==> trial 96 <==
==> flow/design.v <==
`timescale 1ns/1ps
module axi_fifo #(
    parameter WIDTH     = 32,
    parameter DEPTH     = 16,
    parameter PTR_WIDTH = 4    
)(
    input  logic             clk,
    input  logic             resetn, 
    input  logic             push,
    input  logic [WIDTH-1:0] fifo_wdata,
    input  logic             pop,
    output wire  [WIDTH-1:0] fifo_rdata,
    output wire              fifo_full,
    output wire              fifo_empty
);
logic [WIDTH-1:0]   mem [DEPTH-1:0];
logic [PTR_WIDTH:0] wptr;
logic [PTR_WIDTH:0] rptr;
wire [PTR_WIDTH:0] fill_level;
wire               wrap;
always @(posedge clk) begin
    if (push && (!fifo_full)) begin
        mem[wptr[PTR_WIDTH-1:0]] <= fifo_wdata;
    end
end
always @(posedge clk or negedge resetn) begin
    if (!resetn) begin
        wptr <= {PTR_WIDTH+1{1'b0}};
    end else if (push && (!fifo_full)) begin
        wptr <= wptr + {{(PTR_WIDTH){1'b0}}, 1'b1};
    end
end
always @(posedge clk or negedge resetn) begin
    if (!resetn) begin
        rptr <= {PTR_WIDTH+1{1'b0}};
    end else if (pop && (!fifo_empty)) begin
        rptr <= rptr + {{(PTR_WIDTH){1'b0}}, 1'b1};
    end
end
assign wrap = wptr[PTR_WIDTH] ^ rptr[PTR_WIDTH];
assign fill_level = {wrap, wptr[PTR_WIDTH-1:0]} - {1'b0, rptr[PTR_WIDTH-1:0]};
assign fifo_full = (fill_level == DEPTH);
assign fifo_empty = (fill_level == {PTR_WIDTH+1{1'b0}});
assign fifo_rdata = mem[rptr[PTR_WIDTH-1:0]];
endmodule
`timescale 1ns/1ps
module axi4_dut 
   (
    input wire ACLK,
    input wire ARESETn,
    input wire [4-1:0] MEM_AWID,
    input wire [32-1:0] MEM_AWADDR,
    input wire [8-1:0] MEM_AWLEN,
    input wire [3-1:0] MEM_AWSIZE,
    input wire [2-1:0] MEM_AWBURST,
    input wire [1-1:0] MEM_AWLOCK,
    input wire [4-1:0] MEM_AWCACHE,
    input wire [3-1:0] MEM_AWPROT,
    input wire [4-1:0] MEM_AWQOS,
    input wire MEM_AWVALID,
    output wire MEM_AWREADY,
    input wire [32-1:0] MEM_WDATA,
    input wire [(32/8)-1:0] MEM_WSTRB,
    input wire MEM_WLAST,
    input wire MEM_WVALID,
    output wire MEM_WREADY,
    output wire [4-1:0] MEM_BID,
    output wire [2-1:0] MEM_BRESP,
    output wire MEM_BVALID,
    input wire MEM_BREADY,
    input wire [4-1:0] MEM_ARID,
    input wire [32-1:0] MEM_ARADDR,
    input wire [8-1:0] MEM_ARLEN,
    input wire [3-1:0] MEM_ARSIZE,
    input wire [2-1:0] MEM_ARBURST,
    input wire [1-1:0] MEM_ARLOCK,
    input wire [4-1:0] MEM_ARCACHE,
    input wire [3-1:0] MEM_ARPROT,
    input wire [4-1:0] MEM_ARQOS,
    input wire MEM_ARVALID,
    output wire MEM_ARREADY,
    output wire [4-1:0] MEM_RID,
    output wire [32-1:0] MEM_RDATA,
    output wire [2-1:0] MEM_RRESP,
    output wire MEM_RLAST,
    output wire MEM_RVALID,
    input wire MEM_RREADY
);
reg [32-1:0] reg_bank [0:32-1];
wire	aw_push;
wire	aw_pop;
wire	w_push;
wire	w_pop;
wire	ar_push;
wire	ar_pop;
wire	r_push;
wire	r_pop;
wire	b_push;
wire	b_pop;
wire	aw_fifo_full;
wire	aw_fifo_empty;
wire	w_fifo_full;
wire	w_fifo_empty;
wire	ar_fifo_full;
wire	ar_fifo_empty;
wire	r_fifo_full;
wire	r_fifo_empty;
wire	b_fifo_full;
wire	b_fifo_empty;
wire [(32 + 8 + 3 + 2 + 4 + 3 + 1 + 4 +  4 + 7  )-1:0] aw_fifo_wdata;
wire [(32 + 8 + 3 + 2 + 4 + 3 + 1 + 4 +  4 + 7  )-1:0] aw_fifo_rdata;
wire [( 32 + 8 + 3 + 2 + 4 + 3 +1 +4 +4 + 7 )-1:0] ar_fifo_wdata;
wire [( 32 + 8 + 3 + 2 + 4 + 3 +1 +4 +4 + 7 )-1:0] ar_fifo_rdata;
wire [(1 + (32/8) + 32 )-1:0]  w_fifo_wdata;
wire [(1 + (32/8) + 32 )-1:0]  w_fifo_rdata;
wire [( 32 + 2 + 4 + 2 )-1:0]  r_fifo_rdata;
wire [(2 + 4 )-1:0]  b_fifo_wdata;
wire [(2 + 4 )-1:0]  b_fifo_rdata;
reg [( 32 + 2 + 4 + 2 )-1:0] r_fifo_wdata;
reg [2-1:0] bresp_int;  
axi_fifo #(
    .WIDTH((32 + 8 + 3 + 2 + 4 + 3 + 1 + 4 +  4 + 7  )),
    .DEPTH(16),
    .PTR_WIDTH(4)
) aw_fifo (
    .clk(ACLK),
    .resetn(ARESETn),
    .push(aw_push),
    .fifo_wdata(aw_fifo_wdata),
    .pop(aw_pop),
    .fifo_rdata(aw_fifo_rdata),
    .fifo_full(aw_fifo_full),
    .fifo_empty(aw_fifo_empty)
);
assign aw_push = MEM_AWVALID && MEM_AWREADY && !aw_fifo_full;
assign MEM_AWREADY = !aw_fifo_full;
assign aw_pop = !aw_fifo_empty && !w_fifo_empty && !b_fifo_full;
assign aw_fifo_wdata = {MEM_AWID, MEM_AWADDR, MEM_AWLEN, {{1'b0}, MEM_AWSIZE}, {{2'b00}, MEM_AWBURST}, MEM_AWCACHE, {{1'b0}, MEM_AWPROT}, {{3'b000}, MEM_AWLOCK}, MEM_AWQOS};  
axi_fifo #(
    .WIDTH((1 + (32/8) + 32 )),
    .DEPTH(16),
    .PTR_WIDTH(4)
) w_fifo (
    .clk(ACLK),
    .resetn(ARESETn),
    .push(w_push),
    .fifo_wdata(w_fifo_wdata),
    .pop(w_pop),
    .fifo_rdata(w_fifo_rdata),
    .fifo_full(w_fifo_full),
    .fifo_empty(w_fifo_empty)
);
assign w_push = MEM_WVALID && MEM_WREADY && !w_fifo_full;
assign MEM_WREADY = !w_fifo_full;
assign w_pop = !w_fifo_empty && aw_pop;
assign w_fifo_wdata = {MEM_WLAST, MEM_WSTRB, MEM_WDATA};
axi_fifo #(
    .WIDTH((2 + 4 )),
    .DEPTH(16),
    .PTR_WIDTH(4)
) b_fifo (
    .clk(ACLK),
    .resetn(ARESETn),
    .push(b_push),
    .fifo_wdata(b_fifo_wdata),
    .pop(b_pop),
    .fifo_rdata(b_fifo_rdata),
    .fifo_full(b_fifo_full),
    .fifo_empty(b_fifo_empty)
);
assign b_push = w_pop && !b_fifo_full && aw_pop;
assign b_pop = MEM_BREADY && MEM_BVALID;
assign MEM_BVALID = !b_fifo_empty;
assign MEM_BID = b_fifo_rdata[(2 + 4 )-1:(2 + 4 )-4];
assign MEM_BRESP = b_fifo_rdata[(2 + 4 )-4-1:0];
assign b_fifo_wdata = {aw_fifo_rdata[(32 + 8 + 3 + 2 + 4 + 3 + 1 + 4 +  4 + 7  )-1:(32 + 8 + 3 + 2 + 4 + 3 + 1 + 4 +  4 + 7  )-4], bresp_int};
axi_fifo #(
    .WIDTH(( 32 + 8 + 3 + 2 + 4 + 3 +1 +4 +4 + 7 )),
    .DEPTH(16),
    .PTR_WIDTH(4)
) ar_fifo (
    .clk(ACLK),
    .resetn(ARESETn),
    .push(ar_push),
    .fifo_wdata(ar_fifo_wdata),
    .pop(ar_pop),
    .fifo_rdata(ar_fifo_rdata),
    .fifo_full(ar_fifo_full),
    .fifo_empty(ar_fifo_empty)
);
assign ar_push = MEM_ARVALID && MEM_ARREADY && !ar_fifo_full;  
assign MEM_ARREADY = !ar_fifo_full;
assign ar_pop = !ar_fifo_empty && !r_fifo_full;
assign ar_fifo_wdata = {MEM_ARID, MEM_ARADDR, MEM_ARLEN, {{1'b0}, MEM_ARSIZE}, {{2'b00}, MEM_ARBURST}, MEM_ARCACHE, {{1'b0}, MEM_ARPROT}, {{3'b000}, MEM_ARLOCK}, MEM_ARQOS};
axi_fifo #(
    .WIDTH(( 32 + 2 + 4 + 2 )),
    .DEPTH(16),
    .PTR_WIDTH(4)
) r_fifo (
    .clk(ACLK),
    .resetn(ARESETn),
    .push(r_push),
    .fifo_wdata(r_fifo_wdata),
    .pop(r_pop),
    .fifo_rdata(r_fifo_rdata),
    .fifo_full(r_fifo_full),
    .fifo_empty(r_fifo_empty)
);
assign r_push = ar_pop && !r_fifo_full;
assign r_pop = MEM_RREADY && MEM_RVALID;
assign MEM_RVALID = !r_fifo_empty;
assign MEM_RID = r_fifo_rdata[( 32 + 2 + 4 + 2 )-1:2+2+32];
assign MEM_RDATA = r_fifo_rdata[32-1:0];
assign MEM_RRESP = r_fifo_rdata[2+2+32-1:32];
assign MEM_RLAST = 1'b1;
always @(posedge ACLK or negedge ARESETn) begin
    if (!ARESETn) begin
        integer i;
        for (i = 0; i < 32; i = i + 1) begin
            reg_bank[i] <= {32{1'b0}};
        end
    end else begin
        if (aw_pop && w_pop) begin
            if (aw_fifo_rdata[(32 + 8 + 3 + 2 + 4 + 3 + 1 + 4 +  4 + 7  )-5:32] >= 32'h00000000 && aw_fifo_rdata[(32 + 8 + 3 + 2 + 4 + 3 + 1 + 4 +  4 + 7  )-5:32] <= 32'h0000001F) begin
                reg_bank[aw_fifo_rdata[(32 + 8 + 3 + 2 + 4 + 3 + 1 + 4 +  4 + 7  )-5:32]] <= w_fifo_rdata[32-1:0];
            end
        end
    end
end
always @(*) begin
    bresp_int = 2'b00;
    if (aw_pop && w_pop) begin
        if (aw_fifo_rdata[(32 + 8 + 3 + 2 + 4 + 3 + 1 + 4 +  4 + 7  )-5:32] >= 32'h00000000 && aw_fifo_rdata[(32 + 8 + 3 + 2 + 4 + 3 + 1 + 4 +  4 + 7  )-5:32] <= 32'h0000001F) begin
            bresp_int = 2'b00;  
        end else begin
            bresp_int = 2'b11;  
        end
    end
end
always @(*) begin
    r_fifo_wdata = {( 32 + 2 + 4 + 2 ){1'b0}};
    if (!ARESETn) begin
        r_fifo_wdata = {( 32 + 2 + 4 + 2 ){1'b0}};
    end else begin
        if (ar_pop) begin
            if (ar_fifo_rdata[( 32 + 8 + 3 + 2 + 4 + 3 +1 +4 +4 + 7 )-5:32] >= 32'h00000000 && ar_fifo_rdata[( 32 + 8 + 3 + 2 + 4 + 3 +1 +4 +4 + 7 )-5:32] <= 32'h0000001F) begin
                r_fifo_wdata = {ar_fifo_rdata[( 32 + 8 + 3 + 2 + 4 + 3 +1 +4 +4 + 7 )-1:( 32 + 8 + 3 + 2 + 4 + 3 +1 +4 +4 + 7 )-4], {{2'b00}, 2'b00}, reg_bank[ar_fifo_rdata[( 32 + 8 + 3 + 2 + 4 + 3 +1 +4 +4 + 7 )-5:32]]};
            end else begin
                r_fifo_wdata = {ar_fifo_rdata[( 32 + 8 + 3 + 2 + 4 + 3 +1 +4 +4 + 7 )-1:( 32 + 8 + 3 + 2 + 4 + 3 +1 +4 +4 + 7 )-4], {{2'b00}, 2'b11}, {32{1'b0}}};  
            end
        end
    end
end
endmodule
==> flow/run.sh <==
#!/bin/bash
# the make line also repeats each setting of config.mk as NAME=value (left out here)
make -C /OpenROAD-flow-scripts/flow DESIGN_CONFIG=/design/flow/config.mk WORK_HOME=/design/flow/orfs CLKGATE_MAP_FILE= finish
==> flow/config.mk <==
export PLATFORM = sky130hd
export DESIGN_NAME = axi4_dut
export DESIGN_NICKNAME = axi4_dut
export VERILOG_FILES = /design/flow/design.v
export SDC_FILE = /design/flow/constraint.sdc
export NUM_CORES = 4
export LEC_CHECK = 0
export ABC_AREA = 0
export CAP_MARGIN = 20
export CORE_ASPECT_RATIO = 0.98
export CORE_MARGIN = 2
export CORE_UTILIZATION = 72
export CTS_CLUSTER_DIAMETER = 397
export CTS_CLUSTER_SIZE = 17
export GPL_ROUTABILITY_DRIVEN = 0
export GPL_TIMING_DRIVEN = 1
export HOLD_SLACK_MARGIN = -0.07
export MIN_ROUTING_LAYER = met1
export PLACE_DENSITY_LB_ADDON = 0.0
export SETUP_SLACK_MARGIN = 1.12
export SLEW_MARGIN = 20
export TNS_END_PERCENT = 35
==> flow/constraint.sdc <==
create_clock -name core_clock -period 3.91 [get_ports {ACLK}]
set_input_delay 0.7820 -clock core_clock [delete_from_list [all_inputs] [get_ports {ACLK}]]
set_output_delay 0.7820 -clock core_clock [all_outputs]
set_load 0.01 [all_outputs]
==> build 32 (differences from trial 96) <==
Settings changed: ABC_AREA 0 to not set, CORE_ASPECT_RATIO 0.98 to not set, CTS_CLUSTER_DIAMETER 397 to 28, CTS_CLUSTER_SIZE 17 to 15, GPL_ROUTABILITY_DRIVEN 0 to not set, GPL_TIMING_DRIVEN 1 to not set, HOLD_SLACK_MARGIN -0.07 to not set, MAX_ROUTING_LAYER set to met4, MIN_ROUTING_LAYER met1 to not set, PLACE_DENSITY set to 0.38, PLACE_DENSITY_LB_ADDON 0.0 to not set, SETUP_SLACK_MARGIN 1.12 to 1.05, TNS_END_PERCENT 35 to not set.
==> flow/constraint.sdc (replaced) <==
create_clock -name core_clock -period 4.25 [get_ports {ACLK}]
set_input_delay 0.8500 -clock core_clock [delete_from_list [all_inputs] [get_ports {ACLK}]]
set_output_delay 0.8500 -clock core_clock [all_outputs]
set_load 0.01 [all_outputs]
==> results <==
|  | build 32 | trial 96 |
|---|---|---|
| Overall chip area | 189,000 sq um | 189,000 sq um |
| CORE AREA | 185,000 sq um | 184,000 sq um |
| Adder-cell share of the synthesized area | 0.421% | 0.421% |
| Cell area after placement | 144,000 sq um | 144,000 sq um |
| Rows | 158 | 156 |
| Die H | 435 um | 430 um |
| Post-placement cell count | 9,811 | 9,859 |
| Worst-case setup slack after placement | -219 ps | -352 ps |
| Initial standard-cell utilization of the core | 72.3% | 72.4% |
| Cell area after synthesis | 134,000 sq um | 134,000 sq um |
| Half-perimeter wire length after detailed placement | 203 mm | 206 mm |
| Floorplan die width | 435 um | 439 um |
| Outcome | did not finish | failed layout checks |
| Stage where the flow stopped | 4_1_cts | - |
| Reasons for failing layout checks | - | setup timing |
